`run.sh`:
```
#!/bin/bash
# the make line also repeats each setting of config.mk as NAME=value (left out here)
make -C /OpenROAD-flow-scripts/flow DESIGN_CONFIG=/design/flow/config.mk WORK_HOME=/design/flow/orfs CLKGATE_MAP_FILE= finish
```
`config.mk`:
```
export PLATFORM = sky130hd
export DESIGN_NAME = bridge_top
export DESIGN_NICKNAME = bridge_top
export VERILOG_FILES = /design/flow/design.v
export SDC_FILE = /design/flow/constraint.sdc
export NUM_CORES = 4
export LEC_CHECK = 0
export ABC_AREA = 1
export CAP_MARGIN = 15
export CORE_ASPECT_RATIO = 0.91
export CORE_MARGIN = 2
export CORE_UTILIZATION = 67
export CTS_CLUSTER_DIAMETER = 368
export GPL_ROUTABILITY_DRIVEN = 0
export MAX_ROUTING_LAYER = met4
export PLACE_DENSITY = 0.35
export SETUP_SLACK_MARGIN = 0.46
export SLEW_MARGIN = 20
```
`constraint.sdc`:
```
create_clock -name core_clock -period 1.59 [get_ports {hclk}]
set_input_delay 0.3180 -clock core_clock [delete_from_list [all_inputs] [get_ports {hclk}]]
set_output_delay 0.3180 -clock core_clock [all_outputs]
set_load 0.01 [all_outputs]
```
`design.v`:
```
module ahb_slave(hclk,hresetn,hwrite,hreadyin,htrans,haddr,hwdata,valid,haddr1,haddr2,haddr3,haddr4,hwdata1,hwdata2,hwdata3,hwdata4,hwritereg,hwritereg1,tempselx);
input hclk,hresetn,hwrite,hreadyin;
input [1:0]htrans;
input [31:0]haddr,hwdata; 
output reg valid,hwritereg,hwritereg1;
output reg [2:0]tempselx;
output reg [31:0] haddr1,haddr2,haddr3,haddr4,hwdata1,hwdata2,hwdata3,hwdata4;
always @(posedge hclk)
  begin
    if(!hresetn)
      begin
        haddr1<=0;
        haddr2<=0;
	haddr3<=0;
        haddr4<=0;
      end
    else
      begin
        haddr1<=haddr;
        haddr2<=haddr1;
	haddr3<=haddr2;
	 haddr4<=haddr3;
      end
  end
always @(posedge hclk)
  begin
    if(!hresetn)
      begin
        hwdata1<=0;
        hwdata2<=0;
	hwdata3<=0;
        hwdata4<=0;
      end
    else
      begin
        hwdata1<=hwdata;
        hwdata2<=hwdata1;
	hwdata3<=hwdata2;
        hwdata4<=hwdata3;
      end
  end
always @(posedge hclk)
  begin
    if(!hresetn)
      begin
        hwritereg<=0;
        hwritereg1<=0; 
      end
    else
      begin
        hwritereg<=hwrite;
        hwritereg1<=hwritereg;
      end
  end
always @(*)
  begin
    valid=1'b0;
    if(hreadyin==1 && haddr>=32'h8000_0000 && haddr<32'h8c00_0000 && (htrans==2'b10 || htrans==2'b11))
      valid=1;
    else
      valid=0;
  end
always @(*)
  begin
    tempselx=3'b000;
    if(haddr>=32'h8000_0000 && haddr<32'h8400_0000)
      tempselx=3'b001; 
    else if(haddr>=32'h8400_0000 && haddr<32'h8800_0000)
      tempselx=3'b010; 
    else if(haddr>=32'h8800_0000 && haddr<32'h8c00_0000)
      tempselx=3'b100; 
  end 
endmodule
module apb_controller(hclk,hresetn,hwrite,hwritereg,hwritereg1,haddr1,haddr2,haddr3,haddr4,haddr,hwdata,hwdata1,hwdata2,hwdata3,hwdata4,tempselx,valid,prdata,pwrite,penable,psel,paddr,pwdata,hr_readyout,hresp,hrdata);
input hclk,hresetn,hwrite,hwritereg,hwritereg1,valid;
input[31:0]haddr1,haddr2,haddr3,haddr4,haddr,hwdata1,hwdata2,hwdata3,hwdata4,hwdata,prdata;
input [2:0]tempselx;
output reg hr_readyout,pwrite,penable;
output [1:0]hresp;
output reg [2:0]psel;
output reg [31:0]paddr,pwdata;
output [31:0]hrdata;
reg penable_temp,pwrite_temp,hr_readyout_temp;
reg [2:0]psel_temp;
reg [31:0]paddr_temp,pwdata_temp;
reg [2:0]present,next;
parameter ST_IDLE=3'b000,
          ST_READ=3'b001,
          ST_RENABLE=3'b010,
          ST_WENABLE=3'b011,
          ST_WRITE=3'b100,
          ST_WWAIT=3'b101,
          ST_WRITEP=3'b110,
          ST_WENABLEP=3'b111;
always@(posedge hclk)
  begin
    if(!hresetn)
      present<=ST_IDLE;
    else
      present<=next;
  end
always@ (*)
  begin
    next=ST_IDLE;
    case(present)
      ST_IDLE:
       begin
        if(valid==1 && hwrite==1)
          next=ST_WWAIT;
        else if(valid==1 && hwrite==0)
          next=ST_READ;
        else 
          next=ST_IDLE;
       end
      ST_WWAIT:
       begin
        if(valid)
          next=ST_WRITEP;
        else
          next=ST_WRITE;
       end
      ST_WRITE:
       begin
        if(valid)
          next=ST_WENABLEP;
        else
          next=ST_WENABLE;
       end
      ST_WENABLE:
       begin
        if(valid==1 && hwrite==0)
          next=ST_READ;
        else if(valid==1 && hwrite==1)
          next=ST_WWAIT;
        else if(valid==0)
          next=ST_IDLE;
       end
      ST_READ:next= ST_RENABLE;
      ST_RENABLE:
       begin
        if(valid==1 && hwrite==0)
          next=ST_READ;
        else if(valid==1 && hwrite==1)
          next=ST_WWAIT;
        else if(valid==0)
          next=ST_IDLE;
       end
      ST_WENABLEP:
       begin
        if(hwritereg1==0)
          next=ST_READ;
        else if(valid==1 && hwritereg==1)
          next=ST_WRITEP;
        else if(valid==0 && hwritereg1==1)
          next=ST_WRITE;
       end
      ST_WRITEP: next=ST_WENABLEP;
      default: next=ST_IDLE;
    endcase  
  end
always@(*)
  begin
    case(present)
      ST_IDLE:
       begin
        if(valid==1 && hwrite==0)
         begin
           paddr_temp=haddr;
	   pwdata_temp=hwdata; 
           pwrite_temp=hwrite; 
           psel_temp=tempselx;
           penable_temp=0;
           hr_readyout_temp=0;
         end
        else if(valid==1 && hwrite==1)
         begin
	   paddr_temp=haddr1;
	   pwrite_temp=hwritereg;
	   pwdata_temp=hwdata;
           psel_temp=0;
           penable_temp=0;
           hr_readyout_temp=1;
         end
        else
         begin
	   paddr_temp=haddr1; 
	   pwrite_temp=hwritereg; 
	   pwdata_temp=hwdata1; 
           psel_temp=0;
           penable_temp=0;
           hr_readyout_temp=1'b1;
         end
       end
      ST_READ:
       begin
        if(!hwritereg) 
	  begin
	    paddr_temp=haddr1;
	    pwdata_temp=hwdata; 
	    pwrite_temp=0;
   	    psel_temp=tempselx;
            penable_temp=1;
            hr_readyout_temp = 1'b1;
	   end
	 else 
	   begin
	     paddr_temp=haddr3;
	     pwdata_temp=hwdata3;
	     pwrite_temp=0;
   	     psel_temp=tempselx;
             penable_temp=1;
             hr_readyout_temp = 1'b1;
	   end
       end
      ST_RENABLE:
       begin
        if(valid==1 && hwrite==0)
         begin
           paddr_temp=haddr;
	   pwdata_temp=hwdata; 
           pwrite_temp=hwrite;
           psel_temp=tempselx;
           penable_temp=0;
           hr_readyout_temp=0;
         end
        else if(valid==1 && hwrite==1)
         begin
	   paddr_temp=haddr4;
   	   pwdata_temp=hwdata4;
	   pwrite_temp=0;
           psel_temp=0;
           penable_temp=0;
           hr_readyout_temp=1;
         end
        else
         begin
	   paddr_temp=haddr2;
	   pwdata_temp=hwdata;
	   pwrite_temp=1'b0;
           psel_temp=0;
           penable_temp=0;
           hr_readyout_temp=1; 
         end     
       end 
      ST_WWAIT:
       begin
         if(valid)
	   begin
	     paddr_temp=haddr1;
             pwdata_temp=hwdata;
             pwrite_temp=hwritereg; 
             psel_temp=tempselx;
             penable_temp=0;
             hr_readyout_temp=0; 
	   end
	  else
	    begin
	      paddr_temp=haddr1;
              pwdata_temp=hwdata;
              pwrite_temp=hwritereg; 
              psel_temp=tempselx;
              penable_temp=0;
              hr_readyout_temp=1; 
	    end
       end
      ST_WRITE:
       begin
         if(hwritereg1) 
	   begin
	     paddr_temp=haddr2; 
	     pwdata_temp=hwdata1;
	     psel_temp=tempselx;
	     pwrite_temp=1;
             penable_temp=1;
             hr_readyout_temp=1; 
	   end
	 else 
	   begin
	     paddr_temp=haddr3; 
	     pwdata_temp=hwdata1;
	     psel_temp=tempselx;
	     pwrite_temp=1;
             penable_temp=1;
             hr_readyout_temp=1; 
	   end
       end
      ST_WENABLE: 
       begin
        if(valid==1 && hwrite==0) 
         begin
	   paddr_temp=haddr; 
           pwdata_temp=hwdata; 
	   pwrite_temp=hwritereg;
           psel_temp=0;
           penable_temp=0;
           hr_readyout_temp=1'b0; 
         end
        else if(valid==1 && hwrite==1) 
         begin 
           paddr_temp=haddr1;
	   pwdata_temp=hwdata; 
           pwrite_temp=hwritereg;
           psel_temp=tempselx;
           penable_temp=0;
           hr_readyout_temp=0;
         end
        else
         begin
	   paddr_temp=haddr3;
	   pwdata_temp=hwdata2;
	   pwrite_temp=1;
           psel_temp=0;
           penable_temp=0;
           hr_readyout_temp=1; 
         end 
       end
      ST_WRITEP:
       begin
	 if(hwritereg==0) 
           begin
	     paddr_temp=haddr2; 
	     pwdata_temp=hwdata1;
	     pwrite_temp=1;
	     psel_temp=tempselx;
             penable_temp=1;
             hr_readyout_temp=0;		  
           end
         else if(hwdata2[31:8]!=24'd0) 
           begin
	     paddr_temp=haddr3; 
	     pwdata_temp=hwdata1;
	     pwrite_temp=1;
	     psel_temp=tempselx;
             penable_temp=1;
             hr_readyout_temp=1;           
           end 
      else 
       begin
         paddr_temp=haddr2;
	 pwdata_temp=hwdata1;
	 pwrite_temp=1;
	 psel_temp=tempselx;
         penable_temp=1;
         hr_readyout_temp=1; 
       end
      end
      ST_WENABLEP:
       begin
         if(valid==0 && hwritereg1==1)
	   begin
	     paddr_temp=haddr2;
             pwdata_temp=hwdata;
             pwrite_temp=hwritereg1; 
             psel_temp=tempselx;
             penable_temp=0;
             hr_readyout_temp=1'b1; 
	   end
	  else if(valid==1 && hwritereg==1)
	    begin
              paddr_temp=haddr2;
              pwdata_temp=hwdata;
              pwrite_temp=hwritereg1; 
              psel_temp=tempselx;
              penable_temp=0;
              hr_readyout_temp=0; 
	    end
	   else  
	     begin
               paddr_temp=haddr2;
               pwdata_temp=hwdata2;
               pwrite_temp=hwritereg1; 
               psel_temp=tempselx;
               penable_temp=0;
               hr_readyout_temp=0;			
	     end 
       end
    endcase
  end
always @(posedge hclk)
  begin
    if(!hresetn)
      begin
        paddr<=0;
        pwdata<=0;
        pwrite<=0;
        psel<=0;
        penable<=0;
        hr_readyout<=1;
      end
    else
      begin
        paddr<=paddr_temp;
        pwdata<=pwdata_temp;
        pwrite<=pwrite_temp;
        psel<=psel_temp;
        penable<=penable_temp;
        hr_readyout<=hr_readyout_temp;
      end
  end
  assign hrdata=prdata; 
  assign hresp=0; 
endmodule
module bridge_top(hclk,hresetn,hwrite,haddr,hwdata,hreadyin,htrans,prdata,pwrite,penable,psel,paddr,pwdata,hrdata,hr_readyout,hresp);
input hclk,hresetn,hwrite,hreadyin;
input [1:0]htrans;
input [31:0]haddr,hwdata,prdata;
output pwrite,penable,hr_readyout;
output [1:0]hresp;
output [2:0]psel;
output [31:0]paddr,pwdata,hrdata;
wire [31:0] hwdata1,hwdata2,hwdata3,hwdata4,haddr1,haddr2,haddr3,haddr4,prdata;
wire [2:0]tempselx;
wire valid,hwritereg,hwritereg1;
ahb_slave ahb_sl(hclk,hresetn,hwrite,hreadyin,htrans,haddr,hwdata,valid,haddr1,haddr2,haddr3,haddr4,hwdata1,hwdata2,hwdata3,hwdata4,hwritereg,hwritereg1,tempselx);
apb_controller apb_c(hclk,hresetn,hwrite,hwritereg,hwritereg1,haddr1,haddr2,haddr3,haddr4,haddr,hwdata,hwdata1,hwdata2,hwdata3,hwdata4,tempselx,valid,prdata,pwrite,penable,psel,paddr,pwdata,hr_readyout,hresp,hrdata);
endmodule
```
==> results of run 1 <==
-- cell type report --
type,instances,area [um2],share of cell area [%]
clock buffers,56,1077,5.083
repair buffers,341,3871,18.27
well taps,308,385.4,1.818
clock inverters,7,67.56,0.3188
diodes,3,7.507,0.03542
flip-flops and latches,336,6812,32.14
multi-input cells,1499,7114,33.57
inverters,485,1859,8.773
-- metrics by stage --
step | instance area, um2 | setup TNS [ps]
detailed placement | 18720 | -51610
global placement | 18720 | -47160
floorplan | 16320 | -301.9
finish | 21190 | -21040
global route | 21190 | -24360
CTS | 20660 | -7612
-- timing repair --
item                                    in CTS  in global routing
setup buffers                               22                 15
resized                                    500                106
pin swaps                                   46                 40
hold endpoints to repair                     2                  0
hold buffers                                 2                  0
cloned                                      12                  2
endpoints found under the setup margin     147                146
-- metal layers --
layer	track usage (%)	up-vias	share of wire [%]
met5	-	-	0
met4	23.97	0	6.4
met3	7.429	403	13
met2	66.59	1392	45
met1	47.52	7979	36
li1	-	7982	-
==> results.yml, run 1 <==
# implementation run metrics
status:
  status: "finished with violations"
  so_faults: "setup timing"
global_routing:
  grtUsageTotal_pct: 40.69
  antenna_found_initial: 2
  grt_pass1_vias: 16698
  grt_overflow: 0
  grt_start_max_net_pins: 50
  grt_pass1_wl_um: 81050
setup_path:
  crit_arrival_ps: 2530
  cp-start-kind: "flop"
  cp_num_cells: 12
  timing.critical_path.buf_inv: 3
  r2r_start: "apb_c.present[1]"
  crit_slowest_cell: "dfxtp_4"
  cp-endpoint: "apb_c.pwdata[13]"
  cp_cell_sequence: "nor2_4, nand4_1, nor3_4, buf_4, buf_8, buf_12, nor2_1, nand2_1, nor2_1, o21ai_1, nor2_1, nor2_1"
  critPathLaunch: "apb_c.present[1]"
  rr_endpoint: "apb_c.pwdata[13]"
  slowest_delay_ps: 370
  r2r_slack_ps: -480
  r2r_cells: 12
  crit_family: "simple AND/OR/NAND/NOR gates"
  criticalPathCategory: "reg -> reg"
  cp.required_ps: 2050
  critPathMostFrequentCell: "nor2_1"
  crit_fanout: 7
  endpoint_kind: "flop"
min_path:
  min_to: "ahb_sl.haddr1[28]"
  min_from: "haddr[28]"
  hp-class: "in -> reg"
  min_path_cells: 3
final_timing:
  setup_viol: 68
  finalCriticalPeriod_ps: 2067
  fin_crit_sh_pct: 130.0
  rsz0062_at_grt: "yes"
  hold_violations: 0
  whs_ps: 60.20
  fmax_ghz: 0.4837
  slew_viol_final: 0
  timing.final.ws_setup_ps: -477.2
  skew_ps: 30.15
logic_synthesis:
  aoi_share_pct: 13.24
  ys_top_cells_by_count: "666 x nand2_1, 475 x inv_1, 336 x dfxtp_1"
  yosysCellCount: 2491
  synth_area_mm2: 0.01608
  synth_cells: 2491
  ys_sh_simple_pct: 28.11
  edf_count: 0
  yosysUniqueCellTypes: 34
  synth_flops: 336
  largest_area_cell: "dfxtp_1"
  yosys.area.top_type_share_pct: 41.84
  adder_share_pct: 0
  top_logic_kind: "simple AND/OR/NAND/NOR gates"
  yosysChipArea_mm2: 0.01608
  ys_sh_xor_pct: 0
  top_cell: "nand2_1"
  synthArstFlopShare_pct: 0
  synth_warnings: 2
  ys_seq_share_pct: 41.84
  ys.flop_type: "dfxtp_1"
  mux_share_pct: 0
  avgSynthCellArea_um2: 6.453
  synthTopCellsByArea: "dfxtp_1 42%, nand2_1 16%, inv_1 11%"
final_layout:
  final_cells: 3035
  areaGrowthSynthToFinish_pct: 31.84
  finish.utilization_pct: 89.12
  nFillCells: 1143
  nets: 2801
placement:
  dp_worst_setup_slack_ps: -774.8
  hpwlAfterDp_um: 29110
  dpl.cell_count: 2916
  port-buffer-count: 138
routing:
  ant_nets: 0
  wl_um: 55910
  dr.pass1.iters: 7
  drc: 0
  vias_per_cell: 5.850
  wl_per_cell_um: 18.42
  drt_iter0_drc: 2727
  dr_total_vias: 17756
run:
  maxCapViolations: 0
  warning_count: 32
clock_network:
  ctsRootBufferMaster: "clkbuf_16"
  numCtsBuffers: 36
  cts_buffer_depth: 3
  clock_sinks: 336
  clock_latency_ps: 540
  cts_tree: "yes"
  clk_pin_slew_worst_paths_ps: 70
  cts_htree_levels: 2
pwr:
  pg_clk_mw: 8.28
  p_seq_mw: 8.94
  total_power_mw: 18.92
  comb_power_share_pct: 9.0
  power.internal_mw: 14.30
  power_frac_clock_pct: 43.7
  peakVddDrop_v: 0.001037
  power.density_mw_per_mm2: 892.9
  leakage_nw: 11.12
  pwr-share-seq_pct: 47.2
  sw_frac_of_total_pct: 24.45
  switchingPower_mw: 4.626
  top_power_group: "registers"
  pg_comb_mw: 1.71
floorplan:
  fp_util_pct: 67.59
  die_w_um: 166.4
  chipArea_mm2: 0.02525
  die_h_um: 151.8
  core_area_mm2: 0.02378
  rows: 54
  ios: 206
==> run 2, diff against run 1 <==
ABC_AREA = unset   (was 1)
CELL_PAD_IN_SITES_GLOBAL_PLACEMENT = 1   (was unset)
CORE_ASPECT_RATIO = unset   (was 0.91)
CORE_MARGIN = 9   (was 2)
CTS_CLUSTER_DIAMETER = 238   (was 368)
CTS_CLUSTER_SIZE = 45   (was unset)
MIN_ROUTING_LAYER = met2   (was unset)
PLACE_DENSITY = 0.49   (was 0.35)
SETUP_SLACK_MARGIN = 0.17   (was 0.46)
SLEW_MARGIN = 40   (was 20)
clock period = 3.31 ns   (was 1.59 ns; I/O delays follow)
==> run 2 against run 1 <==
The run now fails in global placement; synthesized area decreased by 6.3%; die area increased by 12%; synthesized cell count decreased by 34%.
==> results.yml, run 2 <==
# flow metrics
status:
  status: "did not finish"
  stop_error: "[ERROR GPL-0301] Utilization 101.306 % exceeds 100%."
  failing_step: "global placement"
logic_synthesis:
  synthTopCellsByArea: "dfxtp_1 45%, and2_1 11%, nand2_1 5.5%"
  synth_cells: 1634
  ys_sh_xor_pct: 0.05813
  synth_flops: 336
  ys.flop_type: "dfxtp_1"
  adder_share_pct: 0
  yosys.area.top_type_share_pct: 44.64
  yosysCellCount: 1634
  yosysChipArea_mm2: 0.01507
  ys_seq_share_pct: 44.64
  top_logic_kind: "simple AND/OR/NAND/NOR gates"
  yosysUniqueCellTypes: 60
  avgSynthCellArea_um2: 9.222
  synth_warnings: 2
  ys_sh_simple_pct: 21.02
  ys_top_cells_by_count: "336 x dfxtp_1, 261 x and2_1, 221 x nand2_1"
  mux_share_pct: 8.337
  largest_area_cell: "dfxtp_1"
  edf_count: 0
  aoi_share_pct: 19.45
  top_cell: "dfxtp_1"
  synthArstFlopShare_pct: 0
  synth_area_mm2: 0.01507
floorplan:
  die_h_um: 168.0
  rows: 54
  fp_util_pct: 68.62
  core_area_mm2: 0.02196
  die_w_um: 168.0
  chipArea_mm2: 0.02821
  ios: 206
==> run 3, diff against run 2 <==
ABC_AREA = 1   (was unset)
CAP_MARGIN = 30   (was 15)
CELL_PAD_IN_SITES_GLOBAL_PLACEMENT = 2   (was 1)
CORE_ASPECT_RATIO = 0.64   (was unset)
CORE_MARGIN = 2   (was 9)
CORE_UTILIZATION = 68   (was 67)
CTS_CLUSTER_DIAMETER = 159   (was 238)
CTS_CLUSTER_SIZE = 90   (was 45)
GPL_TIMING_DRIVEN = 0   (was unset)
MAX_ROUTING_LAYER = unset   (was met4)
MIN_ROUTING_LAYER = unset   (was met2)
PLACE_DENSITY = unset   (was 0.49)
SETUP_SLACK_MARGIN = unset   (was 0.17)
SLEW_MARGIN = 20   (was 40)
TNS_END_PERCENT = 55   (was unset)
clock period = 2.38 ns   (was 3.31 ns; I/O delays follow)
==> run 3 against run 2 <==
The run fails in global placement without I/O; synthesized area up 6.7%; die area down 12%; synthesized cell count up 52%.
==> results.yml, run 3 <==
# flow metrics
logic_synthesis:
  avgSynthCellArea_um2: 6.453
  synth_area_mm2: 0.01608
  ys.flop_type: "dfxtp_1"
  synthArstFlopShare_pct: 0
  synthTopCellsByArea: "dfxtp_1 42%, nand2_1 16%, inv_1 11%"
  adder_share_pct: 0
  yosys.area.top_type_share_pct: 41.84
  yosysCellCount: 2491
  yosysChipArea_mm2: 0.01608
  aoi_share_pct: 13.24
  synth_cells: 2491
  yosysUniqueCellTypes: 34
  largest_area_cell: "dfxtp_1"
  ys_sh_xor_pct: 0
  mux_share_pct: 0
  ys_seq_share_pct: 41.84
  synth_warnings: 2
  ys_top_cells_by_count: "666 x nand2_1, 475 x inv_1, 336 x dfxtp_1"
  edf_count: 0
  top_logic_kind: "simple AND/OR/NAND/NOR gates"
  top_cell: "nand2_1"
  ys_sh_simple_pct: 28.11
  synth_flops: 336
floorplan:
  die_w_um: 196.2
  fp_util_pct: 70.02
  core_area_mm2: 0.02296
  rows: 44
  chipArea_mm2: 0.02492
  die_h_um: 127.0
status:
  stop_error: "[ERROR GPL-0301] Utilization 144.827 % exceeds 100%."
  failing_step: "global placement without I/O"
  status: "did not finish"
==> run 4, diff against run 3 <==
ABC_AREA = unset   (was 1)
CAP_MARGIN = 20   (was 30)
CELL_PAD_IN_SITES_GLOBAL_PLACEMENT = unset   (was 2)
CORE_ASPECT_RATIO = unset   (was 0.64)
CORE_UTILIZATION = 70   (was 68)
CTS_CLUSTER_DIAMETER = unset   (was 159)
CTS_CLUSTER_SIZE = unset   (was 90)
GPL_ROUTABILITY_DRIVEN = unset   (was 0)
GPL_TIMING_DRIVEN = unset   (was 0)
TNS_END_PERCENT = unset   (was 55)
clock period = 3.16 ns   (was 2.38 ns; I/O delays follow)
==> run 4 against run 3 <==
Now clean on timing, DRC and antenna; synthesized cell count down 34%; synthesized area down 6.3%; die area down 8.8%.
==> results.yml, run 4 <==
# implementation run metrics
logic_synthesis:
  yosysChipArea_mm2: 0.01507
  adder_share_pct: 0
  synth_warnings: 2
  top_cell: "dfxtp_1"
  synthArstFlopShare_pct: 0
  ys_seq_share_pct: 44.64
  ys_sh_xor_pct: 0.05813
  yosysCellCount: 1634
  yosys.area.top_type_share_pct: 44.64
  avgSynthCellArea_um2: 9.222
  yosysUniqueCellTypes: 60
  synth_cells: 1634
  aoi_share_pct: 19.45
  ys.flop_type: "dfxtp_1"
  synth_flops: 336
  synth_area_mm2: 0.01507
  top_logic_kind: "simple AND/OR/NAND/NOR gates"
  edf_count: 0
  ys_top_cells_by_count: "336 x dfxtp_1, 261 x and2_1, 221 x nand2_1"
  synthTopCellsByArea: "dfxtp_1 45%, and2_1 11%, nand2_1 5.5%"
  ys_sh_simple_pct: 21.02
  mux_share_pct: 8.337
  largest_area_cell: "dfxtp_1"
routing:
  drt_iter0_drc: 1560
  drc: 0
  ant_nets: 0
  vias_per_cell: 6.606
  wl_per_cell_um: 20.14
  wl_um: 39760
  antenna_cells: 0
  dr_total_vias: 13040
  dr.pass1.iters: 10
clock_network:
  clock_sinks: 336
  post-cts-setup-buffers: 0
  numCtsBuffers: 35
  post_cts_resized: 0
  ctsRootBufferMaster: "clkbuf_16"
  clk_pin_slew_worst_paths_ps: 60
  cts_buffer_depth: 3
  ctsHoldBuffers: 0
  clock_latency_ps: 520
  cts_htree_levels: 2
  cts_tree: "yes"
pwr:
  comb_power_share_pct: 6.6
  peakVddDrop_v: 0.0004692
  p_seq_mw: 4.50
  pg_clk_mw: 4.27
  pwr-share-seq_pct: 47.9
  power.density_mw_per_mm2: 534.9
  leakage_nw: 6.525
  top_power_group: "registers"
  switchingPower_mw: 2.074
  power_frac_clock_pct: 45.5
  sw_frac_of_total_pct: 22.10
  pg_comb_mw: 0.617
  power.internal_mw: 7.312
setup_path:
  timing.critical_path.buf_inv: 0
  crit_family: "AND-OR/OR-AND gates"
  endpoint_kind: "flop"
  r2r_cells: 5
  cp.required_ps: 3530
  r2r_start: "ahb_sl.hwdata2[12]"
  crit_arrival_ps: 3130
  rr_endpoint: "apb_c.paddr[28]"
  cp_num_cells: 5
  cp-start-kind: "flop"
  slowest_delay_ps: 770
  crit_slowest_cell: "nor4_1"
  cp_cell_sequence: "nor4_1, nand2_1, o31a_1, a222oi_1, a211oi_1"
  criticalPathCategory: "reg -> reg"
  r2r_slack_ps: 410
  crit_fanout: 11
  cp-endpoint: "apb_c.paddr[28]"
  critPathLaunch: "ahb_sl.hwdata2[12]"
run:
  maxCapViolations: 0
  warning_count: 31
final_timing:
  fin_crit_sh_pct: 87.15
  maxSlewHeadroom_pct: 24.49
  slew_viol_final: 0
  rsz0062_at_grt: "no"
  setup_viol: 0
  tightest_slew_ps: 1131
  fmax_ghz: 0.3631
  skew_ps: 18.22
  whs_ps: 456.3
  fin_setup_tns_ps: 0
  finalCriticalPeriod_ps: 2754
  hold_violations: 0
placement:
  gp_congestion: 0.8481
  port-buffer-count: 138
  hpwlAfterDp_um: 22830
floorplan:
  ios: 206
  rows: 53
  die_w_um: 150.7
  core_area_mm2: 0.02109
  chipArea_mm2: 0.02272
  fp_util_pct: 71.45
  die_h_um: 150.7
global_routing:
  grt_pass1_vias: 12855
  grtUsageTotal_pct: 34.73
  grt_pass1_wl_um: 64140
  grt_overflow: 0
  grt_start_max_net_pins: 152
  antenna_found_initial: 0
final_layout:
  nFillCells: 1302
  nets: 1777
  areaGrowthSynthToFinish_pct: 16.47
min_path:
  min_path_cells: 1
  hp-class: "reg -> reg"
  min_from: "ahb_sl.hwdata3[4]"
  min_to: "ahb_sl.hwdata4[4]"
status:
  status: "complete, no violations"
[run 4: area by class of cell]
cell class | count | area (um2) | area share [%]
Multi-Input combinational cell | 1106 | 7392 | 42.12
Sequential cell | 336 | 6733 | 38.36
Timing Repair Buffer | 188 | 1853 | 10.56
Clock buffer | 45 | 985.9 | 5.618
Tap cell | 275 | 344.1 | 1.961
Clock inverter | 16 | 211.5 | 1.205
Inverter | 8 | 30.03 | 0.1711
[run 4: per-layer routing]
metal	vias up	part of all wire [%]	GRT usage, %
li1	5928	-	-
met1	6267	39	43.08
met2	738	49	59.09
met3	107	9.0	6.273
met4	0	3.0	15.37
met5	-	0	0
[run 4: through the flow]
stage                     utilization, %  cell area [um2]  worst slack [ps]  power, mW  cells
after global routing               83.22            17550             272.1      9.635   1974
after global placement             77.54            16350             115.5      5.169   1913
final                              83.22            17550             406.0      9.386   1974
after CTS                          83.22            17550             490.5      9.402   1974
after floorplan                        -            15070             870.7      4.916   1635
after detailed placement           77.54            16350             42.43      5.187   1913
==> run 5, diff against run 4 <==
CORE_UTILIZATION = 64   (was 70)
clock period = 2.03 ns   (was 3.16 ns; I/O delays follow)
==> run 5 against run 4 <==
Final area rose by 6.9%; cell count rose by 6.7%; via count rose by 2.6%; critical endpoint is now apb_c.pwdata[31].
==> results.yml, run 5 <==
# implementation run metrics
placement:
  dp_worst_setup_slack_ps: -669.6
  place_area_mm2: 0.01704
  dpl.cell_count: 2023
  hpwlAfterDp_um: 24350
  gp_congestion: 0.8457
  port-buffer-count: 138
logic_synthesis:
  ys_sh_xor_pct: 0.05813
  synth_area_mm2: 0.01507
  edf_count: 0
  largest_area_cell: "dfxtp_1"
  synth_cells: 1634
  adder_share_pct: 0
  synth_flops: 336
  ys_sh_simple_pct: 21.02
  top_cell: "dfxtp_1"
  mux_share_pct: 8.337
  synth_warnings: 2
  yosys.area.top_type_share_pct: 44.64
  ys_top_cells_by_count: "336 x dfxtp_1, 261 x and2_1, 221 x nand2_1"
  yosysUniqueCellTypes: 60
  ys_seq_share_pct: 44.64
  yosysCellCount: 1634
  avgSynthCellArea_um2: 9.222
  synthArstFlopShare_pct: 0
  top_logic_kind: "simple AND/OR/NAND/NOR gates"
  synthTopCellsByArea: "dfxtp_1 45%, and2_1 11%, nand2_1 5.5%"
  yosysChipArea_mm2: 0.01507
  aoi_share_pct: 19.45
  ys.flop_type: "dfxtp_1"
pwr:
  peakVddDrop_v: 0.0007558
  power.internal_mw: 11.53
  sw_frac_of_total_pct: 22.40
  switchingPower_mw: 3.327
  p_seq_mw: 7.01
  power_frac_clock_pct: 45.6
  pg_clk_mw: 6.77
  power.density_mw_per_mm2: 791.9
  leakage_nw: 7.127
  comb_power_share_pct: 7.2
  pg_comb_mw: 1.08
  pwr-share-seq_pct: 47.2
  total_power_mw: 14.86
  top_power_group: "registers"
routing:
  drt_iter0_drc: 1462
  dr.pass1.iters: 9
  vias_per_cell: 6.347
  ant_nets: 0
  antenna_cells: 0
  wl_um: 42560
  drc: 0
  wl_per_cell_um: 20.20
  dr_total_vias: 13373
clock_network:
  ctsRootBufferMaster: "clkbuf_16"
  clk_pin_slew_worst_paths_ps: 60
  cts_tree: "yes"
  ctsHoldBuffers: 0
  cts_htree_levels: 2
  clock_latency_ps: 520
  cts_buffer_depth: 3
  numCtsBuffers: 37
  clock_sinks: 336
min_path:
  min_from: "haddr[31]"
  min_to: "ahb_sl.haddr1[31]"
  min_path_cells: 2
  hp-class: "in -> reg"
setup_path:
  crit_fanout: 8
  cp_num_cells: 9
  cp.required_ps: 2440
  critPathLaunch: "haddr[26]"
  r2r_cells: 5
  timing.critical_path.buf_inv: 4
  r2r_start: "ahb_sl.hwdata2[27]"
  crit_arrival_ps: 2390
  cp_cell_sequence: "clkdlybuf4s50_1, and2_4, nor3_4, buf_12, buf_12, clkbuf_16, mux2i_1, o211ai_1, o311a_1"
  crit_slowest_cell: "clkdlybuf4s50_1"
  endpoint_kind: "flop"
  r2r_slack_ps: 70
  cp-endpoint: "apb_c.pwdata[31]"
  slowest_delay_ps: 460
  cp-start-kind: "primary input"
  criticalPathCategory: "in -> reg"
  rr_endpoint: "apb_c.paddr[28]"
  critPathMostFrequentCell: "buf_12"
  crit_family: "buffers and inverters"
global_routing:
  grt_start_max_net_pins: 94
  grtUsageTotal_pct: 32.77
  grt_pass1_wl_um: 65690
  antenna_found_initial: 0
  grt_pass1_vias: 12773
  grt_overflow: 0
floorplan:
  rows: 56
  core_area_mm2: 0.02326
  ios: 206
  fp_util_pct: 64.78
  die_w_um: 157.4
  die_h_um: 157.4
  chipArea_mm2: 0.02479
final_layout:
  design_area_mm2: 0.01876
  finish.utilization_pct: 80.64
  final_cells: 2107
  areaGrowthSynthToFinish_pct: 24.50
  nets: 1865
final_timing:
  finalCriticalPeriod_ps: 1982
  maxSlewHeadroom_pct: 65.73
  timing.final.ws_setup_ps: 48.08
  slew_viol_final: 0
  fin_crit_sh_pct: 97.63
  tightest_slew_ps: 514.0
  skew_ps: 12.34
  hold_violations: 0
  whs_ps: 274.4
  setup_viol: 0
  fin_setup_tns_ps: 0
  fmax_ghz: 0.5046
status:
  status: "complete, no violations"
run:
  warning_count: 30
  maxCapViolations: 0
[run 5: routing by layer]
metal,global-route usage (%),routed length (um)
met5,0,0
met4,12.55,1000
met3,5.121,3677
met2,55.42,20150
met1,42.18,17730
[run 5: repair_timing]
| action | 4_1_cts | 5_1_grt |
|---|---|---|
| pin swaps | 9 | 14 |
| buffers inserted | 4 | 9 |
| resized | 18 | 31 |
| cloned | 4 | 3 |
| setup endpoints to repair | 56 | 64 |
[run 5: layout make-up]
class                   instances  area [um2]
fillers                      1515        4503
flip-flops and latches        336        6734
inverters                       8       30.03
multi-input cells            1106        7506
well taps                     319       399.1
clock buffers                  58        1147
repair buffers                274        2856
clock inverters                 6       86.33
==> run 6, diff against run 5 <==
CELL_PAD_IN_SITES_DETAIL_PLACEMENT = 0   (was unset)
CELL_PAD_IN_SITES_GLOBAL_PLACEMENT = 2   (was unset)
CORE_UTILIZATION = 37   (was 64)
CTS_CLUSTER_SIZE = 38   (was unset)
GPL_TIMING_DRIVEN = 0   (was unset)
SETUP_SLACK_MARGIN = -0.12   (was unset)
SLEW_MARGIN = 30   (was 20)
clock period = 2.02 ns   (was 2.03 ns; I/O delays follow)
==> run 6 against run 5 <==
The layout now fails its checks (setup timing); global-route usage shrank 5.3 points; critical path depth down 3; worst hold slack improved by 15 ps; sequential power is essentially flat; register-to-register slack worse by 290 ps; count of clock-buffer cells in the layout grew 3; critical endpoint is now apb_c.paddr[28]; highest routed layer unchanged.
==> results.yml, run 6 <==
# implementation run metrics
pwr:
  pg_comb_mw: 1.28
  total_power_mw: 15.94
  sw_frac_of_total_pct: 23.69
  power_frac_clock_pct: 47.8
  top_power_group: "clock"
  pwr-share-seq_pct: 44.2
  power.density_mw_per_mm2: 819.0
  p_seq_mw: 7.04
  pg_clk_mw: 7.62
  power.internal_mw: 12.16
  switchingPower_mw: 3.776
  comb_power_share_pct: 8.0
  peakVddDrop_v: 0.0005552
  leakage_nw: 7.308
logic_synthesis:
  mux_share_pct: 8.337
  adder_share_pct: 0
  top_logic_kind: "simple AND/OR/NAND/NOR gates"
  yosysUniqueCellTypes: 60
  ys_top_cells_by_count: "336 x dfxtp_1, 261 x and2_1, 221 x nand2_1"
  synthTopCellsByArea: "dfxtp_1 45%, and2_1 11%, nand2_1 5.5%"
  aoi_share_pct: 19.45
  synth_area_mm2: 0.01507
  yosysCellCount: 1634
  avgSynthCellArea_um2: 9.222
  edf_count: 0
  ys_sh_xor_pct: 0.05813
  synth_cells: 1634
  top_cell: "dfxtp_1"
  synth_warnings: 2
  largest_area_cell: "dfxtp_1"
  ys_sh_simple_pct: 21.02
  ys.flop_type: "dfxtp_1"
  synthArstFlopShare_pct: 0
  yosys.area.top_type_share_pct: 44.64
  ys_seq_share_pct: 44.64
  yosysChipArea_mm2: 0.01507
  synth_flops: 336
routing:
  antenna_cells: 0
  vias_per_cell: 5.588
  wl_per_cell_um: 24.35
  wl_um: 58820
  dr.pass1.iters: 6
  dr_total_vias: 13496
  drt_iter0_drc: 1065
  ant_nets: 0
  drc: 0
final_layout:
  nets: 1964
  nFillCells: 3899
  areaGrowthSynthToFinish_pct: 29.15
  design_area_mm2: 0.01946
min_path:
  min_to: "ahb_sl.haddr1[31]"
  hp-class: "in -> reg"
  min_path_cells: 2
  min_from: "haddr[31]"
placement:
  port-buffer-count: 168
  dp_worst_setup_slack_ps: -1363
  gp_congestion: 0.8246
  place_area_mm2: 0.01742
  hpwlAfterDp_um: 39410
global_routing:
  grtUsageTotal_pct: 27.44
  grt_pass1_vias: 13419
  grt_overflow: 0
  grt_start_max_net_pins: 21
  antenna_found_initial: 0
  grt_pass1_wl_um: 86130
clock_network:
  clk_pin_slew_worst_paths_ps: 60
  numCtsBuffers: 40
  ctsRootBufferMaster: "clkbuf_16"
  clock_latency_ps: 580
  cts_htree_levels: 2
  cts_buffer_depth: 3
  cts_tree: "yes"
  clock_sinks: 336
final_timing:
  slew_viol_final: 0
  hold_violations: 0
  setup_viol: 46
  skew_ps: 24.15
  tightest_slew_ps: 1011
  rsz0062_at_grt: "yes"
  fin_crit_sh_pct: 111.0
  finalCriticalPeriod_ps: 2241
  timing.final.ws_setup_ps: -221.5
  fmax_ghz: 0.4461
  maxSlewHeadroom_pct: 32.58
setup_path:
  crit_slowest_cell: "a222oi_1"
  crit_fanout: 8
  cp-endpoint: "apb_c.paddr[28]"
  cp.required_ps: 2440
  r2r_slack_ps: -220
  criticalPathCategory: "reg -> reg"
  cp_cell_sequence: "and2_2, or2_1, o31a_1, buf_6, a222oi_1, a211oi_2"
  r2r_cells: 6
  slowest_delay_ps: 450
  cp_num_cells: 6
  crit_arrival_ps: 2660
  cp-start-kind: "flop"
  critPathLaunch: "ahb_sl.hwritereg"
  endpoint_kind: "flop"
  r2r_start: "ahb_sl.hwritereg"
  timing.critical_path.buf_inv: 1
  rr_endpoint: "apb_c.paddr[28]"
  crit_family: "AND-OR/OR-AND gates"
status:
  so_faults: "setup timing"
  status: "finished with violations"
floorplan:
  rows: 73
  die_w_um: 205.8
  fp_util_pct: 37.66
  chipArea_mm2: 0.04236
  ios: 206
  core_area_mm2: 0.04001
  die_h_um: 205.8
run:
  maxCapViolations: 0
  warning_count: 31
-- run 6: what timing repair did --
action                     in CTS  in global routing
setup endpoints to repair      75                 63
pin swaps                      15                 40
cloned                          0                  2
gates resized                 104                 49
hold buffers                    0                  0
buffers inserted               19                 10
-- run 6: layout make-up --
cell class | instances | area [um2] | area share, %
clock inverter | 9 | 156.4 | 0.8037
clock buffer | 61 | 1222 | 6.282
buffer | 172 | 1057 | 5.433
timing repair buffer | 198 | 1992 | 10.24
multi-input combinational | 1106 | 7606 | 39.09
sequential | 336 | 6739 | 34.63
tap | 525 | 656.9 | 3.376
inverter | 8 | 30.03 | 0.1543
-- run 6: metrics by stage --
stage                     cells  hold slack, ps  TNS (ps)  util (%)
after global placement     2328           439.0    -82800     43.52
after global routing       2415           277.9     -6028     48.64
final                      2415           289.4     -2359     48.64
after floorplan            1635           429.5    -492.1         -
after detailed placement   2328           443.8    -80520     43.54
after CTS                  2408           315.4     -4733     48.02
-- run 6: layer usage --
layer  routed length (um)  global-route usage, %
met1                25930                  36.36
met2                27500                  44.68
met3                 3452                  3.928
met4                 1935                  11.53
met5                    0                      0
==> run 7, diff against run 6 <==
CAP_MARGIN = 15   (was 20)
CELL_PAD_IN_SITES_DETAIL_PLACEMENT = unset   (was 0)
CELL_PAD_IN_SITES_GLOBAL_PLACEMENT = unset   (was 2)
CORE_UTILIZATION = 71   (was 37)
CTS_CLUSTER_DIAMETER = 238   (was unset)
CTS_CLUSTER_SIZE = 22   (was 38)
GPL_ROUTABILITY_DRIVEN = 1   (was unset)
GPL_TIMING_DRIVEN = unset   (was 0)
MAX_ROUTING_LAYER = met4   (was unset)
PLACE_DENSITY_LB_ADDON = 0.25   (was unset)
SETUP_SLACK_MARGIN = unset   (was -0.12)
SLEW_MARGIN = 20   (was 30)
clock period = 1.89 ns   (was 2.02 ns; I/O delays follow)
==> run 7 against run 6 <==
The layout still fails its checks (setup timing); cell count fell by 15%; first-iteration DRC count increased by 140%; power fell by 18%; sequential cell count did not move; via count up 11%; register-to-register slack worse by 60 ps; clock power shrank 45%; non-clock buffer count fell by 54; critical path depth up 3; setup slack lost 140 ps; critical path type is now in -> reg; routed wire length fell by 9.7%; die area is 47% lower.
==> results.yml, run 7 <==
# implementation run metrics
status:
  status: "finished with violations"
  so_faults: "setup timing"
min_path:
  hp-class: "in -> reg"
  min_from: "haddr[29]"
  min_path_cells: 2
  min_to: "ahb_sl.haddr1[29]"
clock_network:
  ctsRootBufferMaster: "clkbuf_16"
  cts_htree_levels: 1
  numCtsBuffers: 19
  cts_buffer_depth: 3
  clock_latency_ps: 540
  cts_tree: "yes"
  ctsHoldBuffers: 0
  clk_pin_slew_worst_paths_ps: 100
  clock_sinks: 336
setup_path:
  r2r_slack_ps: -280
  cp_cell_sequence: "buf_6, or3_4, nor3_4, buf_6, buf_12, buf_6, mux2i_4, o211ai_1, o311a_1"
  slowest_delay_ps: 440
  crit_slowest_cell: "or3_4"
  crit_fanout: 6
  crit_arrival_ps: 2660
  cp_num_cells: 9
  critPathLaunch: "haddr[29]"
  criticalPathCategory: "in -> reg"
  r2r_cells: 8
  endpoint_kind: "flop"
  r2r_start: "ahb_sl.hwdata2[16]"
  cp-start-kind: "primary input"
  cp-endpoint: "apb_c.pwdata[10]"
  cp.required_ps: 2300
  crit_family: "simple AND/OR/NAND/NOR gates"
  timing.critical_path.buf_inv: 4
  rr_endpoint: "apb_c.paddr[4]"
  critPathMostFrequentCell: "buf_6"
floorplan:
  fp_util_pct: 71.91
  chipArea_mm2: 0.02240
  die_w_um: 149.7
  core_area_mm2: 0.02096
  ios: 206
  rows: 53
  die_h_um: 149.7
routing:
  met3WireLength_um: 6991
  highest_layer: "met4"
  wl_met2_um: 23860
  vias_per_cell: 7.288
  wl_per_cell_um: 25.75
  wl_met1_um: 18050
  wl_um: 53120
  drc: 0
  ant_nets: 0
  drt_iter0_drc: 2566
  dr.pass1.iters: 10
  dr_total_vias: 15036
logic_synthesis:
  top_cell: "dfxtp_1"
  ys_top_cells_by_count: "336 x dfxtp_1, 261 x and2_1, 221 x nand2_1"
  ys_sh_xor_pct: 0.05813
  aoi_share_pct: 19.45
  yosysUniqueCellTypes: 60
  ys_seq_share_pct: 44.64
  ys.flop_type: "dfxtp_1"
  largest_area_cell: "dfxtp_1"
  synth_warnings: 2
  synth_cells: 1634
  synthTopCellsByArea: "dfxtp_1 45%, and2_1 11%, nand2_1 5.5%"
  mux_share_pct: 8.337
  yosys.area.top_type_share_pct: 44.64
  ys_sh_simple_pct: 21.02
  avgSynthCellArea_um2: 9.222
  synthArstFlopShare_pct: 0
  synth_area_mm2: 0.01507
  synth_flops: 336
  adder_share_pct: 0
  top_logic_kind: "simple AND/OR/NAND/NOR gates"
  yosysChipArea_mm2: 0.01507
  yosysCellCount: 1634
  edf_count: 0
global_routing:
  grt_pass1_wl_um: 74490
  antenna_found_initial: 1
  grtUsageTotal_pct: 42.44
  grt_pass1_vias: 14035
  grt_start_max_net_pins: 107
  grt_overflow: 0
final_timing:
  fmax_ghz: 0.4442
  finalCriticalPeriod_ps: 2251
  whs_ps: 133.2
  maxSlewHeadroom_pct: 30.59
  setup_viol: 66
  hold_violations: 0
  tightest_slew_ps: 1037
  fin_crit_sh_pct: 119.1
  timing.final.ws_setup_ps: -361.0
  slew_viol_final: 0
  skew_ps: 40.13
  rsz0062_at_grt: "yes"
  fin_setup_tns_ps: -8795
pwr:
  power.density_mw_per_mm2: 701.4
  total_power_mw: 13.11
  p_seq_mw: 7.54
  leakage_nw: 7.125
  top_power_group: "registers"
  pwr-share-seq_pct: 57.5
  power.internal_mw: 9.843
  power_frac_clock_pct: 32.2
  sw_frac_of_total_pct: 24.93
  pg_clk_mw: 4.22
  comb_power_share_pct: 10.3
  peakVddDrop_v: 0.0008085
  pg_comb_mw: 1.35
  switchingPower_mw: 3.270
placement:
  gp_congestion: 0.8939
  hpwlAfterDp_um: 25830
  port-buffer-count: 138
run:
  warning_count: 33
  maxCapViolations: 0
final_layout:
  nFillCells: 856
  nets: 1889
  areaGrowthSynthToFinish_pct: 24.06
[run 7: repair_timing]
action	in CTS	in global routing
gates cloned	6	1
gates resized	80	71
pin swaps	19	44
buffers inserted	14	9
endpoints found under the setup margin	66	66
[run 7: cell type report]
| cell class | instances | area (um2) | area share, % |
|---|---|---|---|
| sequential | 336 | 6745 | 36.08 |
| tap | 275 | 344.1 | 1.841 |
| antenna | 1 | 2.502 | 0.01339 |
| inverter | 8 | 30.03 | 0.1606 |
| clock buffer | 20 | 479.2 | 2.563 |
| multi-input combinational | 1106 | 7809 | 41.77 |
| clock inverter | 1 | 16.27 | 0.08701 |
| timing repair buffer | 316 | 3268 | 17.48 |
[run 7: stage by stage]
stage,util [%],setup WS [ps],area (um2),instances
4_1_cts,87.47,-8.427,18330,2052
3_5_place_dp,82.50,-838.9,17290,2011
3_3_place_gp,82.50,-711.1,17290,2011
2_1_floorplan,-,-53.10,15100,1635
6_report,89.21,-361.0,18690,2063
5_1_grt,89.21,-686.7,18690,2063
[run 7: layer usage]
| layer | global-route usage [%] | up-vias |
|---|---|---|
| li1 | - | 6134 |
| met1 | 51.45 | 6975 |
| met2 | 68.62 | 1444 |
| met3 | 7.561 | 483 |
| met4 | 20.75 | 0 |
| met5 | - | - |
==> run 8, diff against run 7 <==
CAP_MARGIN = 20   (was 15)
CORE_UTILIZATION = 40   (was 71)
CTS_CLUSTER_DIAMETER = unset   (was 238)
CTS_CLUSTER_SIZE = unset   (was 22)
GPL_ROUTABILITY_DRIVEN = unset   (was 1)
MAX_ROUTING_LAYER = unset   (was met4)
PLACE_DENSITY_LB_ADDON = unset   (was 0.25)
clock period = 4.0 ns   (was 1.89 ns; I/O delays follow)
==> run 8 against run 7 <==
Now clean on timing, DRC and antenna; critical path depth is 2 lower; sequential cell count stayed put; critical endpoint is now apb_c.paddr[28]; clock power is 18% lower; count of clock-buffer cells in the layout is 39 higher.
==> results.yml, run 8 <==
# implementation run metrics
clock_network:
  ctsRootBufferMaster: "clkbuf_16"
  numCtsBuffers: 39
  cts_buffer_depth: 3
  post-cts-setup-buffers: 0
  cts_tree: "yes"
  cts_htree_levels: 2
  post_cts_resized: 0
  clock_sinks: 336
  clk_pin_slew_worst_paths_ps: 60
  ctsHoldBuffers: 0
  clock_latency_ps: 540
run:
  warning_count: 29
  maxCapViolations: 0
logic_synthesis:
  yosysChipArea_mm2: 0.01507
  synth_area_mm2: 0.01507
  edf_count: 0
  ys_sh_xor_pct: 0.05813
  ys_seq_share_pct: 44.64
  mux_share_pct: 8.337
  synth_cells: 1634
  synth_flops: 336
  synthTopCellsByArea: "dfxtp_1 45%, and2_1 11%, nand2_1 5.5%"
  ys.flop_type: "dfxtp_1"
  yosysCellCount: 1634
  avgSynthCellArea_um2: 9.222
  synth_warnings: 2
  top_logic_kind: "simple AND/OR/NAND/NOR gates"
  top_cell: "dfxtp_1"
  aoi_share_pct: 19.45
  ys_sh_simple_pct: 21.02
  ys_top_cells_by_count: "336 x dfxtp_1, 261 x and2_1, 221 x nand2_1"
  adder_share_pct: 0
  synthArstFlopShare_pct: 0
  yosysUniqueCellTypes: 60
  largest_area_cell: "dfxtp_1"
  yosys.area.top_type_share_pct: 44.64
routing:
  antenna_cells: 0
  drc: 0
  wl_um: 42420
  vias_per_cell: 5.682
  wl_per_cell_um: 19.25
  drt_iter0_drc: 1112
  dr_total_vias: 12518
  dr.pass1.iters: 9
  ant_nets: 0
min_path:
  min_to: "ahb_sl.haddr3[28]"
  min_from: "ahb_sl.haddr2[28]"
  hp-class: "reg -> reg"
  min_path_cells: 2
setup_path:
  endpoint_kind: "flop"
  rr_endpoint: "apb_c.paddr[28]"
  timing.critical_path.buf_inv: 2
  cp.required_ps: 4440
  r2r_cells: 7
  critPathMostFrequentCell: "buf_4"
  crit_fanout: 14
  critPathLaunch: "ahb_sl.hwritereg"
  crit_slowest_cell: "or2_1"
  r2r_slack_ps: 990
  criticalPathCategory: "reg -> reg"
  cp-endpoint: "apb_c.paddr[28]"
  cp_num_cells: 7
  crit_arrival_ps: 3440
  cp_cell_sequence: "buf_4, and2_2, or2_1, o31a_1, buf_4, a222oi_1, a211oi_1"
  slowest_delay_ps: 550
  r2r_start: "ahb_sl.hwritereg"
  crit_family: "simple AND/OR/NAND/NOR gates"
  cp-start-kind: "flop"
pwr:
  total_power_mw: 7.493
  pg_clk_mw: 3.46
  leakage_nw: 6.463
  pwr-share-seq_pct: 47.4
  peakVddDrop_v: 0.0003025
  sw_frac_of_total_pct: 22.73
  power.density_mw_per_mm2: 422.1
  switchingPower_mw: 1.703
  pg_comb_mw: 0.484
  power.internal_mw: 5.790
  comb_power_share_pct: 6.5
  power_frac_clock_pct: 46.1
  top_power_group: "registers"
  p_seq_mw: 3.55
global_routing:
  grt_overflow: 0
  grtUsageTotal_pct: 21.41
  grt_pass1_vias: 12482
  grt_start_max_net_pins: 173
  grt_pass1_wl_um: 67050
  antenna_found_initial: 2
final_timing:
  whs_ps: 448.8
  hold_violations: 0
  fin_setup_tns_ps: 0
  setup_viol: 0
  tightest_slew_ps: 1164
  finalCriticalPeriod_ps: 3008
  skew_ps: 16.59
  slew_viol_final: 0
  maxSlewHeadroom_pct: 22.40
  rsz0062_at_grt: "no"
  fin_crit_sh_pct: 75.20
  fmax_ghz: 0.3325
placement:
  port-buffer-count: 138
  hpwlAfterDp_um: 24140
  gp_congestion: 0.7856
floorplan:
  rows: 71
  chipArea_mm2: 0.03924
  ios: 206
  core_area_mm2: 0.03740
  fp_util_pct: 40.29
  die_h_um: 198.1
  die_w_um: 198.1
final_layout:
  nets: 1768
  areaGrowthSynthToFinish_pct: 17.80
  finish.utilization_pct: 47.46
status:
  status: "complete, no violations"
==> run 8: per-stage QoR <==
step | worst slack (ps) | cell area, um2 | instances
after floorplan | 1543 | 15070 | 1635
after global placement | 636.6 | 16510 | 2136
after detailed placement | 603.7 | 16510 | 2136
after CTS | 1015 | 17750 | 2203
after global routing | 859.2 | 17750 | 2203
final | 992.1 | 17750 | 2203
==> run 8: per-layer routing <==
| metal | vias to the layer above | wire length, um | part of all wire (%) | GRT usage, % |
|---|---|---|---|---|
| met5 | - | 30 | 0.071 | 0 |
| met4 | 4 | 901 | 2.1 | 8.271 |
| met3 | 85 | 3024 | 7.1 | 3.747 |
| met2 | 489 | 19930 | 47 | 35.82 |
| met1 | 6021 | 18530 | 44 | 27.48 |
| li1 | 5919 | - | - | - |
==> run 8: final cells by class <==
cell class / count / area (um2)
Clock buffer: 59 / 1132
Clock inverter: 8 / 105.1
Fill cell: 3505 / 19650
Inverter: 8 / 30.03
Multi-Input combinational cell: 1106 / 7393
Sequential cell: 336 / 6733
Tap cell: 511 / 639.4
Timing Repair Buffer: 175 / 1718
==> run 9, diff against run 8 <==
ABC_AREA = 1   (was unset)
CAP_MARGIN = 15   (was 20)
CORE_ASPECT_RATIO = 0.91   (was unset)
CORE_UTILIZATION = 67   (was 40)
CTS_CLUSTER_DIAMETER = 29   (was unset)
GPL_ROUTABILITY_DRIVEN = 0   (was unset)
MAX_ROUTING_LAYER = met4   (was unset)
PLACE_DENSITY = 0.35   (was unset)
SETUP_SLACK_MARGIN = 0.46   (was unset)
clock period = 1.85 ns   (was 4.0 ns; I/O delays follow)
==> run 9 against run 8 <==
The flow now stops in global routing; synthesized area increased by 6.7%; die area decreased by 36%; synthesized cell count increased by 52%.
==> results.yml, run 9 <==
# flow metrics
status:
  status: "did not finish"
  failing_step: "global routing"
logic_synthesis:
  ys.flop_type: "dfxtp_1"
  yosysCellCount: 2491
  synthArstFlopShare_pct: 0
  yosysChipArea_mm2: 0.01608
  ys_sh_simple_pct: 28.11
  synthTopCellsByArea: "dfxtp_1 42%, nand2_1 16%, inv_1 11%"
  avgSynthCellArea_um2: 6.453
  yosys.area.top_type_share_pct: 41.84
  aoi_share_pct: 13.24
  adder_share_pct: 0
  synth_warnings: 2
  edf_count: 0
  mux_share_pct: 0
  synth_cells: 2491
  synth_area_mm2: 0.01608
  ys_sh_xor_pct: 0
  synth_flops: 336
  top_logic_kind: "simple AND/OR/NAND/NOR gates"
  top_cell: "nand2_1"
  ys_seq_share_pct: 41.84
  ys_top_cells_by_count: "666 x nand2_1, 475 x inv_1, 336 x dfxtp_1"
  yosysUniqueCellTypes: 34
  largest_area_cell: "dfxtp_1"
clock_network:
  cts_htree_levels: 3
  cts_buffer_depth: 3
  clock_sinks: 336
  ctsRootBufferMaster: "clkbuf_16"
  numCtsBuffers: 66
placement:
  hpwlAfterDp_um: 27920
  port-buffer-count: 138
  dp_worst_setup_slack_ps: -611.2
floorplan:
  ios: 206
  chipArea_mm2: 0.02525
  rows: 54
  core_area_mm2: 0.02378
  die_h_um: 151.8
  fp_util_pct: 67.59
  die_w_um: 166.4
[run 9: timing repair]
item,in CTS
hold buffers,0
setup endpoints to repair,144
setup buffers,42
gates resized,337
pin swaps,49
cloned,20
[run 9: through the flow]
| step | util, % | instance area [um2] | cells | setup TNS, ps |
|---|---|---|---|---|
| floorplan | - | 16160 | 2492 | 0 |
| global placement | 75.88 | 18050 | 2853 | -32180 |
| detailed placement | 75.88 | 18050 | 2853 | -36950 |
| CTS | 90.17 | 21450 | 3035 | 0 |
==> run 10, diff against run 9 <==
ABC_AREA = unset   (was 1)
CORE_ASPECT_RATIO = unset   (was 0.91)
CORE_UTILIZATION = 71   (was 67)
CTS_CLUSTER_DIAMETER = 238   (was 29)
GPL_ROUTABILITY_DRIVEN = 1   (was 0)
PLACE_DENSITY = 0.36   (was 0.35)
SETUP_SLACK_MARGIN = unset   (was 0.46)
clock period = 1.89 ns   (was 1.85 ns; I/O delays follow)
==> run 10 against run 9 <==
The layout now fails its checks (setup timing); synthesized area is 6.3% lower; die area is 11% lower; synthesized cell count is 34% lower.
==> results.yml, run 10 <==
# implementation run metrics
run:
  maxCapViolations: 0
  warning_count: 32
setup_path:
  slowest_delay_ps: 420
  crit_family: "AND-OR/OR-AND gates"
  endpoint_kind: "flop"
  critPathMostFrequentCell: "buf_6"
  r2r_start: "apb_c.present[4]"
  crit_arrival_ps: 2420
  r2r_slack_ps: -120
  crit_slowest_cell: "a221oi_1"
  critPathLaunch: "haddr[26]"
  criticalPathCategory: "in -> reg"
  r2r_cells: 6
  cp_num_cells: 9
  rr_endpoint: "apb_c.pwdata[14]"
  cp-endpoint: "apb_c.paddr[29]"
  cp.required_ps: 2270
  crit_fanout: 10
  cp_cell_sequence: "dlygate4sd2_1, and2_4, nor3_4, buf_6, buf_12, buf_6, a221o_1, a221oi_1, a311oi_1"
  timing.critical_path.buf_inv: 4
  cp-start-kind: "primary input"
min_path:
  min_from: "haddr[29]"
  min_to: "ahb_sl.haddr1[29]"
  min_path_cells: 2
  hp-class: "in -> reg"
logic_synthesis:
  synthTopCellsByArea: "dfxtp_1 45%, and2_1 11%, nand2_1 5.5%"
  aoi_share_pct: 19.45
  synth_area_mm2: 0.01507
  ys_sh_simple_pct: 21.02
  yosys.area.top_type_share_pct: 44.64
  yosysChipArea_mm2: 0.01507
  avgSynthCellArea_um2: 9.222
  synth_warnings: 2
  yosysCellCount: 1634
  top_logic_kind: "simple AND/OR/NAND/NOR gates"
  ys_top_cells_by_count: "336 x dfxtp_1, 261 x and2_1, 221 x nand2_1"
  yosysUniqueCellTypes: 60
  top_cell: "dfxtp_1"
  ys.flop_type: "dfxtp_1"
  adder_share_pct: 0
  synth_cells: 1634
  ys_seq_share_pct: 44.64
  edf_count: 0
  ys_sh_xor_pct: 0.05813
  mux_share_pct: 8.337
  largest_area_cell: "dfxtp_1"
  synthArstFlopShare_pct: 0
  synth_flops: 336
final_timing:
  fmax_ghz: 0.4891
  timing.final.ws_setup_ps: -154.6
  maxSlewHeadroom_pct: 54.68
  finalCriticalPeriod_ps: 2045
  rsz0062_at_grt: "yes"
  hold_violations: 0
  fin_crit_sh_pct: 108.2
  slew_viol_final: 0
  setup_viol: 27
  tightest_slew_ps: 679.0
  skew_ps: 16.42
pwr:
  pwr-share-seq_pct: 47.7
  power_frac_clock_pct: 44.0
  top_power_group: "registers"
  power.density_mw_per_mm2: 818.7
  pg_clk_mw: 6.96
  pg_comb_mw: 1.30
  total_power_mw: 15.81
  peakVddDrop_v: 0.0007891
  p_seq_mw: 7.55
  sw_frac_of_total_pct: 23.78
  leakage_nw: 7.442
  switchingPower_mw: 3.760
  power.internal_mw: 12.05
  comb_power_share_pct: 8.2
clock_network:
  ctsHoldBuffers: 0
  cts_tree: "yes"
  clock_sinks: 336
  clk_pin_slew_worst_paths_ps: 70
  cts_htree_levels: 2
  cts_buffer_depth: 3
  numCtsBuffers: 36
  clock_latency_ps: 520
  ctsRootBufferMaster: "clkbuf_16"
routing:
  wl_per_cell_um: 25.27
  dr_total_vias: 14892
  wl_um: 53100
  ant_nets: 0
  vias_per_cell: 7.088
  drt_iter0_drc: 2284
  dr.pass1.iters: 9
  drc: 0
floorplan:
  chipArea_mm2: 0.02240
  ios: 206
  die_h_um: 149.7
  fp_util_pct: 71.91
  rows: 53
  core_area_mm2: 0.02096
  die_w_um: 149.7
global_routing:
  grt_start_max_net_pins: 78
  grt_pass1_wl_um: 72710
  grt_pass1_vias: 14259
  antenna_found_initial: 1
  grtUsageTotal_pct: 41.67
  grt_overflow: 0
final_layout:
  nets: 1907
  areaGrowthSynthToFinish_pct: 28.17
  final_cells: 2101
  logic_area_mm2: 0.007701
  ff_latch_area_mm2: 0.006746
  nFillCells: 780
placement:
  hpwlAfterDp_um: 24730
  port-buffer-count: 138
  dp_worst_setup_slack_ps: -749.3
  dpl.cell_count: 2001
  gp_congestion: 0.8434
status:
  status: "finished with violations"
  so_faults: "setup timing"
==> run 10: per-stage QoR <==
step / util, % / setup TNS (ps) / hold slack (ps) / area [um2]
floorplan: - / -53.10 / 429.5 / 15100
global placement: 81.90 / -42940 / 434.4 / 17160
detailed placement: 81.90 / -47370 / 444.3 / 17160
CTS: 89.44 / -71.37 / 164.6 / 18740
global route: 92.16 / -2805 / 169.0 / 19310
finish: 92.16 / -1151 / 159.8 / 19310
==> run 10: area by class of cell <==
class | instances | area share, %
diodes | 1 | 0.01296
clock buffers | 51 | 5.533
clock inverters | 7 | 0.3563
inverters | 8 | 0.1555
multi-input cells | 1106 | 39.88
flip-flops and latches | 336 | 34.93
well taps | 275 | 1.782
repair buffers | 317 | 17.35
==> run 10: metal layers <==
layer  GRT usage [%]  up-vias  share of wire, %
li1                -     6194                 -
met1           49.55     6939                34
met2           66.63     1348                46
met3           8.110      411                12
met4           23.11        0               6.8
met5               -        -                 0
==> run 10: repair_timing <==
item,4_1_cts,5_1_grt
endpoints found under the setup margin,66,60
pin swaps,23,42
gates cloned,7,8
buffers inserted,9,18
gates resized,45,70
==> run 11, diff against run 10 <==
CAP_MARGIN = 20   (was 15)
CELL_PAD_IN_SITES_DETAIL_PLACEMENT = 1   (was unset)
CORE_ASPECT_RATIO = 1.06   (was unset)
CORE_UTILIZATION = 28   (was 71)
CTS_CLUSTER_DIAMETER = unset   (was 238)
CTS_CLUSTER_SIZE = 85   (was unset)
GPL_ROUTABILITY_DRIVEN = unset   (was 1)
MAX_ROUTING_LAYER = unset   (was met4)
MIN_ROUTING_LAYER = met1   (was unset)
PLACE_DENSITY = unset   (was 0.36)
PLACE_DENSITY_LB_ADDON = 0.03   (was unset)
SETUP_SLACK_MARGIN = 0.45   (was unset)
clock period = 1.85 ns   (was 1.89 ns; I/O delays follow)
==> run 11 against run 10 <==
The layout still fails its checks (setup timing); power is 10% higher; synthesized area stayed put; clock skew is 0.92 ps lower; critical endpoint is now apb_c.paddr[28]; largest cell class unchanged; highest routed layer unchanged.
==> results.yml, run 11 <==
# implementation run metrics
status:
  status: "finished with violations"
  so_faults: "setup timing"
clock_network:
  numCtsBuffers: 43
  clk_pin_slew_worst_paths_ps: 50
  ctsRootBufferMaster: "clkbuf_16"
  cts_buffer_depth: 3
  clock_latency_ps: 570
  cts_htree_levels: 2
  ctsHoldBuffers: 0
  clock_sinks: 336
  cts_tree: "yes"
floorplan:
  ios: 206
  die_h_um: 242.8
  die_w_um: 229.3
  core_area_mm2: 0.05323
  fp_util_pct: 28.31
  chipArea_mm2: 0.05569
  rows: 87
routing:
  antenna_cells: 0
  ant_nets: 0
  dr.pass1.iters: 7
  drt_iter0_drc: 907
  vias_per_cell: 5.136
  dr_total_vias: 13375
  drc: 0
  wl_um: 55940
  wl_per_cell_um: 21.48
final_timing:
  skew_ps: 15.50
  fin_crit_sh_pct: 108.5
  maxSlewHeadroom_pct: 53.76
  finalCriticalPeriod_ps: 2008
  timing.final.ws_setup_ps: -157.9
  setup_viol: 56
  fin_setup_tns_ps: -2877
  fmax_ghz: 0.4980
  hold_violations: 0
  tightest_slew_ps: 691.1
  rsz0062_at_grt: "yes"
  slew_viol_final: 0
logic_synthesis:
  yosysCellCount: 1634
  yosys.area.top_type_share_pct: 44.64
  synthTopCellsByArea: "dfxtp_1 45%, and2_1 11%, nand2_1 5.5%"
  top_logic_kind: "simple AND/OR/NAND/NOR gates"
  top_cell: "dfxtp_1"
  avgSynthCellArea_um2: 9.222
  synth_area_mm2: 0.01507
  mux_share_pct: 8.337
  yosysChipArea_mm2: 0.01507
  synth_warnings: 2
  ys_top_cells_by_count: "336 x dfxtp_1, 261 x and2_1, 221 x nand2_1"
  edf_count: 0
  synthArstFlopShare_pct: 0
  ys_seq_share_pct: 44.64
  aoi_share_pct: 19.45
  largest_area_cell: "dfxtp_1"
  synth_cells: 1634
  synth_flops: 336
  ys_sh_xor_pct: 0.05813
  adder_share_pct: 0
  ys_sh_simple_pct: 21.02
  ys.flop_type: "dfxtp_1"
  yosysUniqueCellTypes: 60
placement:
  place_area_mm2: 0.01840
  dp_worst_setup_slack_ps: -881.3
  port-buffer-count: 138
  hpwlAfterDp_um: 33660
  gp_congestion: 0.7623
  dpl.cell_count: 2483
pwr:
  sw_frac_of_total_pct: 23.67
  switchingPower_mw: 4.130
  top_power_group: "clock"
  pg_comb_mw: 1.42
  pg_clk_mw: 8.31
  leakage_nw: 8.202
  pwr-share-seq_pct: 44.2
  comb_power_share_pct: 8.1
  power.internal_mw: 13.32
  power.density_mw_per_mm2: 825.4
  p_seq_mw: 7.72
  power_frac_clock_pct: 47.6
  peakVddDrop_v: 0.0005185
setup_path:
  r2r_start: "ahb_sl.hwdata2[9]"
  rr_endpoint: "apb_c.paddr[28]"
  cp_num_cells: 7
  endpoint_kind: "flop"
  critPathLaunch: "ahb_sl.hwdata2[9]"
  cp-start-kind: "flop"
  cp_cell_sequence: "nor4_4, buf_4, nand4_4, o31a_1, buf_12, a222oi_1, a211oi_1"
  crit_arrival_ps: 2430
  timing.critical_path.buf_inv: 2
  r2r_cells: 7
  r2r_slack_ps: -160
  crit_fanout: 8
  criticalPathCategory: "reg -> reg"
  slowest_delay_ps: 340
  cp.required_ps: 2280
  cp-endpoint: "apb_c.paddr[28]"
  crit_slowest_cell: "dfxtp_2"
  crit_family: "AND-OR/OR-AND gates"
final_layout:
  nets: 1964
  final_cells: 2604
  nFillCells: 5860
  finish.utilization_pct: 39.71
  design_area_mm2: 0.02114
  areaGrowthSynthToFinish_pct: 40.29
run:
  maxCapViolations: 0
  warning_count: 30
global_routing:
  grt_start_max_net_pins: 62
  gr-usage-met2_pct: 32.55
  top_usage_layer: "met2"
  grtUsageTotal_pct: 19.93
  grt_pass1_wl_um: 86930
  use_met1_pct: 26.92
  met3_usage_pct: 3.442
  antenna_found_initial: 0
  grt_pass1_vias: 14050
  grt_overflow: 0
min_path:
  min_from: "haddr[28]"
  min_to: "ahb_sl.haddr1[28]"
  hp-class: "in -> reg"
  min_path_cells: 2
## run 11: cell type report
| cell class | count | area, um2 | area share (%) |
|---|---|---|---|
| Multi-Input combinational cell | 1107 | 7995 | 37.82 |
| Sequential cell | 336 | 6823 | 32.28 |
| Timing Repair Buffer | 366 | 4008 | 18.96 |
| Clock buffer | 71 | 1344 | 6.357 |
| Tap cell | 712 | 890.9 | 4.214 |
| Clock inverter | 4 | 48.80 | 0.2308 |
| Inverter | 8 | 30.03 | 0.1421 |
## run 11: per-layer routing
metal / share of wire (%) / routed length (um)
met1: 47 / 26380
met2: 47 / 26160
met3: 3.7 / 2084
met4: 2.3 / 1310
met5: 0 / 0
## run 11: metrics by stage
| step | total power, mW | hold WS [ps] |
|---|---|---|
| finish | 17.45 | 76.44 |
| global placement | 9.135 | 436.5 |
| global route | 18.20 | 62.04 |
| floorplan | 8.425 | 429.5 |
| CTS | 17.75 | 32.07 |
| detailed placement | 9.144 | 448.8 |
## run 11: repair_timing
item                       in CTS  in global routing
setup endpoints to repair     147                133
setup buffers                  31                  4
pin swaps                      81                 23
gates cloned                   11                  0
gates resized                 499                 57
No activity file was given, so power comes from the tool's default toggle rates.
